## TL_UART
module TL_UART #(
    parameter [15:0] C_DEFAULT_BAUD_RATE = 16'd868,
    parameter C_DEFAULT_TX_ON = 1,
    parameter C_DEFAULT_RX_ON = 1,
    parameter C_TILELINK_ID_WIDTH = 1
) (
    input  wire                           uart_clock_i,
    input  wire                           uart_reset_i,
    input  wire [                    2:0] uart_a_opcode,
    input  wire [                    2:0] uart_a_param,
    input  wire [                    2:0] uart_a_size,
    input  wire [C_TILELINK_ID_WIDTH-1:0] uart_a_source,
    input  wire [                   11:0] uart_a_address,
    input  wire [                    3:0] uart_a_mask,
    input  wire [                   31:0] uart_a_data,
    input  wire                           uart_a_corrupt,
    input  wire                           uart_a_valid,
    output wire                           uart_a_ready,
    output wire [                    2:0] uart_d_opcode,
    output wire [                    1:0] uart_d_param,
    output wire [                    2:0] uart_d_size,
    output wire [C_TILELINK_ID_WIDTH-1:0] uart_d_source,
    output wire                           uart_d_denied,
    output wire [                   31:0] uart_d_data,
    output wire                           uart_d_corrupt,
    output wire                           uart_d_valid,
    input  wire                           uart_d_ready,
    input  wire                           UART_RX,
    output wire                           UART_TX,
    output wire                           UART_RX_IRQ,
    output wire                           UART_TX_IRQ
);
  localparam AW = 12;
  localparam IW = C_TILELINK_ID_WIDTH;
  wire          a_ready;
  wire          a_valid;
  wire [   2:0] a_opcode;
  /*verilator lint_off UNUSED*/
  wire [   2:0] a_param;
  /*verilator lint_on UNUSED*/
  wire [   2:0] a_size;
  wire [IW-1:0] a_source;
  wire [  11:0] a_address;
  wire [   3:0] a_mask;
  wire [  31:0] a_data;
  wire          a_corrupt;
  wire          d_ready;
  reg  [   2:0] d_opcode_q;
  reg  [   1:0] d_param_q;
  reg  [   2:0] d_size_q;
  reg  [IW-1:0] d_source_q;
  ...
For scale: about 110 I/O pins, roughly 29000 sq um of cells after synthesis.
==> flow/config.mk <==
export PLATFORM = sky130hd
export DESIGN_NAME = TL_UART
export DESIGN_NICKNAME = TL_UART
export VERILOG_FILES = /design/flow/design.v
export SDC_FILE = /design/flow/constraint.sdc
export NUM_CORES = 4
export LEC_CHECK = 0
export CAP_MARGIN = 20
export CORE_MARGIN = 5
export CORE_UTILIZATION = 65
export CTS_CLUSTER_DIAMETER = 72
export GPL_ROUTABILITY_DRIVEN = 0
export PLACE_DENSITY = 0.6
export SLEW_MARGIN = 20
export TNS_END_PERCENT = 40
==> flow/constraint.sdc <==
create_clock -name core_clock -period 8.0 [get_ports {uart_clock_i}]
set_input_delay 1.6000 -clock core_clock [delete_from_list [all_inputs] [get_ports {uart_clock_i}]]
set_output_delay 1.6000 -clock core_clock [all_outputs]
set_load 0.01 [all_outputs]
run.sh (not shown) runs the stock make flow with config.mk's settings and CLKGATE_MAP_FILE=.
The baseline finished with timing, DRC and antenna clean.
==> next run, changes <==
Settings changed: CORE_MARGIN 5 to 2, CORE_UTILIZATION 65 to 68, CTS_CLUSTER_DIAMETER 72 to default, GPL_ROUTABILITY_DRIVEN 0 to default, TNS_END_PERCENT 40 to default.
Clock period 8.0 ns to 2.75 ns, I/O delays scaled along.
Outcome: Utilization climbs by 7.7 points. Synthesized cell count is unchanged. Routed wire length rose by 13%. Clock-buffer cell count decreases by 7. Via count is higher by about 9%. Worst setup slack is worse by 3.5 ns.
==> next run, changes <==
Settings changed: CORE_UTILIZATION 68 to 64.
Clock period 2.75 ns to 3.33 ns, I/O delays scaled along.
Final cell count increases slightly.
Clock power decreases by about a fifth.
Combinational power decreases by a quarter to a third.
Worst hold slack improves by 0.12 ns.
Die area increases by a few percent.
Cell area decreases slightly.
==> next run, changes <==
Settings changed: CORE_UTILIZATION 64 to 40, SETUP_SLACK_MARGIN from default to -0.3.
Clock period 3.33 ns to 4.73 ns, I/O delays scaled along.
Routed wire length increases by 2.8%; via count decreases by 1.4%; maximum frequency fell by 18%; total power falls by 27%; critical path depth falls by 6; flip-flop count is unchanged; final cell count goes up by 10%; clock-buffer cell count goes up by 8.
==> next run, changes <==
Settings changed: CORE_UTILIZATION 40 to 72, SETUP_SLACK_MARGIN -0.3 to 0.22.
Clock period 4.73 ns to 2.63 ns, I/O delays scaled along.
After rerunning: With this change the flow reached the layout checks and failed them: setup timing; count of clock-buffer cells in the layout falls by 6; design area rises by 7.5%; synthesized cell count stays the same.
==> next run, changes <==
Settings changed: CAP_MARGIN 20 to 15, CORE_ASPECT_RATIO from default to 0.97, CTS_CLUSTER_SIZE from default to 39, HOLD_SLACK_MARGIN from default to -0.1, MAX_ROUTING_LAYER from default to met4, PLACE_DENSITY 0.6 to 0.65, SETUP_SLACK_MARGIN 0.22 to -0.26.
The changed run ran to the end with violations: setup timing.
Hold slack got worse by 0.14 ns.
Wire length went down by about a fifth.
Utilization decreases by 4.5 points.
Via count shrinks by roughly a tenth.
Die area barely changes.
Setup slack improved by 0.15 ns.
Cell count fell by a few percent.
Synthesized cell count is unchanged.
Critical path depth rises by 3.
Combinational power goes down by about a fifth.
Sequential power is about the same.

* * *

## red
Starting RTL as in the previous note.
clock: 7.37 ns
lec_check: 0
abc_area: 0
cap_margin: 35
cell_pad_in_sites_global_placement: 3
core_aspect_ratio: 1.47
core_margin: 2
core_utilization: 47
gpl_timing_driven: 1
place_density_lb_addon: 0.11
setup_slack_margin: 0.93
slew_margin: 20
tns_end_percent: 10
#### Input delta (blue over red)
- CELL_PAD_IN_SITES_GLOBAL_PLACEMENT: 3 -> unset
- TNS_END_PERCENT: 10 -> unset
- SETUP_SLACK_MARGIN: 0.93 -> unset
- PLACE_DENSITY_LB_ADDON: 0.11 -> unset
- CORE_ASPECT_RATIO: 1.47 -> unset
- CAP_MARGIN: 35 -> 0
- PLACE_DENSITY: unset -> 0.6
- GPL_TIMING_DRIVEN: 1 -> unset
- CORE_UTILIZATION: 47 -> 72
- ABC_AREA: 0 -> unset
- the clock period (ns, I/O delays scaled along): 7.37 -> 2.63
Notes after the runs:
blue: complete, dirty (setup timing)
Re flip-flop count: no difference whatsoever between blue and red.
| net switching fraction of the power | blue vs red | 0.72 points higher |
Changes observed in blue relative to red: largest vdd supply drop has increased; total power has increased; proportion of cell area spent on the clock network has decreased; number of cells upsized or downsized after cts has increased.
red -> blue: overall overflow remaining after global route delta 0, exact match
Sort red and blue by design area, descending, and blue comes first.

* * *

TL_UART again, from the RTL that the note above started with.
Settings: LEC_CHECK=0, CAP_MARGIN=10, CELL_PAD_IN_SITES_DETAIL_PLACEMENT=2, CELL_PAD_IN_SITES_GLOBAL_PLACEMENT=2, CORE_ASPECT_RATIO=1.76, CORE_MARGIN=5, CORE_UTILIZATION=65, CTS_CLUSTER_DIAMETER=72, CTS_CLUSTER_SIZE=34, GPL_ROUTABILITY_DRIVEN=0, GPL_TIMING_DRIVEN=1, MAX_ROUTING_LAYER=met5, MIN_ROUTING_LAYER=met2, PLACE_DENSITY=0.6, SLEW_MARGIN=20, TNS_END_PERCENT=40; clock period 4.09 ns.
The first run aborted during 3_5_place_dp.
Rerun with:
Settings changed: CAP_MARGIN 10 to 20, CELL_PAD_IN_SITES_DETAIL_PLACEMENT 2 to not set, CELL_PAD_IN_SITES_GLOBAL_PLACEMENT 2 to not set, CORE_ASPECT_RATIO 1.76 to not set, CORE_MARGIN 5 to 2, CORE_UTILIZATION 65 to 69, CTS_CLUSTER_DIAMETER 72 to not set, CTS_CLUSTER_SIZE 34 to not set, GPL_ROUTABILITY_DRIVEN 0 to not set, GPL_TIMING_DRIVEN 1 to not set, MAX_ROUTING_LAYER met5 to not set, MIN_ROUTING_LAYER met2 to not set, TNS_END_PERCENT 40 to not set.
Clock period 4.09 ns to 2.74 ns, I/O delays scaled along.
The changed run finished clean.
Die area fell by about 11%.
Synthesized area does not change.
Synthesized cell count is unchanged.
Rerun with:
Settings changed: CORE_UTILIZATION 69 to 72, PLACE_DENSITY 0.6 to not set, PLACE_DENSITY_LB_ADDON set to 0.01, SETUP_SLACK_MARGIN set to 0.61.
Now the flow died in 5_1_grt, error GRT-0232.
Die area falls by 4.1%.
Area after synthesis does not change.
Synthesized cell count is unchanged.

* * *

Starting RTL as in the previous note.
make LEC_CHECK=0 CAP_MARGIN=25 CORE_ASPECT_RATIO=0.97 CORE_MARGIN=2 CORE_UTILIZATION=72 CTS_CLUSTER_DIAMETER=377 CTS_CLUSTER_SIZE=14 HOLD_SLACK_MARGIN=0.29 MAX_ROUTING_LAYER=met5 PLACE_DENSITY=0.78 SETUP_SLACK_MARGIN=-0.24 SLEW_MARGIN=20 finish   # period 4.06 ns
Rerun with:
CAP_MARGIN = 20   (was 25)
CORE_ASPECT_RATIO = default   (was 0.97)
CTS_CLUSTER_DIAMETER = default   (was 377)
CTS_CLUSTER_SIZE = default   (was 14)
HOLD_SLACK_MARGIN = default   (was 0.29)
MAX_ROUTING_LAYER = default   (was met5)
PLACE_DENSITY = 0.37   (was 0.78)
SETUP_SLACK_MARGIN = 0.34   (was -0.24)
clock period = 2.63 ns   (was 4.06 ns; I/O delays follow)
Outcome:
- This time the run finished with setup timing left
- flip-flop count is unchanged
- setup slack degrades by 1400 ps
- synthesized cell count stays the same
- power increases by 80%
- area after synthesis does not change
Rerun with:
ABC_AREA = 1   (was default)
CORE_ASPECT_RATIO = 0.69   (was default)
CTS_CLUSTER_DIAMETER = 394   (was default)
PLACE_DENSITY = 0.6   (was 0.37)
SETUP_SLACK_MARGIN = 0.22   (was 0.34)
This time the run passed the timing, design-rule and antenna checks.
Worst setup slack gains 560 ps.
Clock skew shrinks by 10 ps.
Final cell count is higher by 35%.
Global-route usage fell by 8.3 points.
Rerun with:
ABC_AREA = default   (was 1)
CORE_ASPECT_RATIO = default   (was 0.69)
CORE_UTILIZATION = 70   (was 72)
CTS_CLUSTER_DIAMETER = 388   (was 394)
PLACE_DENSITY = 0.95   (was 0.6)
SETUP_SLACK_MARGIN = 0.67   (was 0.22)
What happened:
- The new run never finished: it broke off in global routing (5_1_grt), error GRT-0232
- die area shrinks by about 1.1%
- synthesized cell count drops by 37%
- synthesized area drops by 3.8%
No activity file was given, so power comes from the tool's default toggle rates.
